==> inputs of job 7478 <==
==> flow/design.v <==
module clk_ctrl
(
	input				wire				clk_i					,
	input				wire				rstn_i				,	
	input				wire	[15:0]	freq						,
	output			reg				dds1_o					,
	output			reg				dds_o						
);
reg	[31:0]	cnt;
wire	[63:0]	add;
assign add =freq*32'd4294967295/16'd30000;
always@(posedge clk_i or negedge rstn_i)
	if(rstn_i ==1'b0)
		cnt <=32'd0;
	else
		cnt <=cnt +add; 
always@(posedge clk_i or negedge rstn_i)
	if(rstn_i ==1'b0)
		dds_o <=1'b0;
	else if(cnt >=32'd2147483648)
		dds_o <=1'b1;
	else
		dds_o <=1'b0;		
reg	[31:0]	cnt1;
wire	[63:0]	add1;
assign add1 =(freq/8'd36)*32'd4294967295/16'd3000;
always@(posedge clk_i or negedge rstn_i)
	if(rstn_i ==1'b0)
		cnt1 <=32'd0;
	else
		cnt1 <=cnt1 +add1; 
always@(posedge clk_i or negedge rstn_i)
	if(rstn_i ==1'b0)
		dds1_o <=1'b0;
	else if(cnt1 >=32'd2147483648)
		dds1_o <=1'b1;
	else
		dds1_o <=1'b0;		
endmodule
==> flow/run.sh <==
#!/bin/bash
# the make line also repeats each setting of config.mk as NAME=value (left out here)
make -C /OpenROAD-flow-scripts/flow DESIGN_CONFIG=/design/flow/config.mk WORK_HOME=/design/flow/orfs CLKGATE_MAP_FILE= finish
==> flow/config.mk <==
export PLATFORM = sky130hd
export DESIGN_NAME = clk_ctrl
export DESIGN_NICKNAME = clk_ctrl
export VERILOG_FILES = /design/flow/design.v
export SDC_FILE = /design/flow/constraint.sdc
export NUM_CORES = 4
export LEC_CHECK = 0
export CAP_MARGIN = 20
export CELL_PAD_IN_SITES_GLOBAL_PLACEMENT = 1
export CORE_ASPECT_RATIO = 0.5
export CORE_MARGIN = 2
export CORE_UTILIZATION = 59
export CTS_CLUSTER_DIAMETER = 285
export CTS_CLUSTER_SIZE = 98
export GPL_ROUTABILITY_DRIVEN = 0
export PLACE_DENSITY = 0.35
export SLEW_MARGIN = 20
export TNS_END_PERCENT = 15
==> flow/constraint.sdc <==
create_clock -name core_clock -period 70.0 [get_ports {clk_i}]
set_input_delay 14.0000 -clock core_clock [delete_from_list [all_inputs] [get_ports {clk_i}]]
set_output_delay 14.0000 -clock core_clock [all_outputs]
set_load 0.01 [all_outputs]
==> inputs of job 6085, as changes to job 7478 <==
Settings changed: ABC_AREA from default to 1, CELL_PAD_IN_SITES_GLOBAL_PLACEMENT 1 to default, CORE_ASPECT_RATIO 0.5 to 1.22, CORE_UTILIZATION 59 to 71, CTS_CLUSTER_DIAMETER 285 to default, CTS_CLUSTER_SIZE 98 to 100, GPL_ROUTABILITY_DRIVEN 0 to default, PLACE_DENSITY 0.35 to 0.4.
==> flow/constraint.sdc (replaced) <==
create_clock -name core_clock -period 38.1 [get_ports {clk_i}]
set_input_delay 7.6200 -clock core_clock [delete_from_list [all_inputs] [get_ports {clk_i}]]
set_output_delay 7.6200 -clock core_clock [all_outputs]
set_load 0.01 [all_outputs]
==> flow_summary.json <==
{
  "via_count_of_the_first_global_routing_pass": 52100,
  "top_cells_by_area": "sky130_fd_sc_hd__fa_1 9.3%, sky130_fd_sc_hd__ha_1 8.9%, sky130_fd_sc_hd__xnor2_1 6.1%",
  "total_routing_usage_reported_by_global_routing": 0.314,
  "wl_met3_mm": 8.88,
  "area_growth_syn_to_layout_pct": 7.20,
  "synth_area_leader_cell": "sky130_fd_sc_hd__fa_1",
  "slowest_stage": "sky130_fd_sc_hd__fa_1",
  "grt_first_pass_wirelength_mm": 262,
  "crit_path_max_fanout": 14,
  "post-cts-setup-buffers": 19,
  "globalRouteMet2Util": 0.523,
  "largestClassByArea": "multi-input combinational cells",
  "ys_sh_simple": 0.207,
  "r2r-end": "cnt[31]",
  "outcome": "finished clean",
  "setup_repair_after_global_routing_missed_its_margin": "true"
}
That was job 7478.
==> flow_summary.json <==
{
  "stop_error": "[ERROR DPL-0033] detailed placement checks failed during check placement.",
  "syn_inst": 7835,
  "compound_area_frac": 0.0804,
  "ys_sh_simple": 0.525,
  "avgSynthCellArea_sq_um": 6.56,
  "stop_stage": "detailed placement",
  "chip_area_sq_um": 74600,
  "synth-seq-area-share": 0.0321,
  "outcome": "stopped before the end",
  "die.size.y_um": 301,
  "synth_area_leader_cell": "sky130_fd_sc_hd__nand2_1",
  "top_cells_by_area": "sky130_fd_sc_hd__nand2_1 14%, sky130_fd_sc_hd__fa_1 10%, sky130_fd_sc_hd__ha_1 9.6%"
}
That was job 6085.
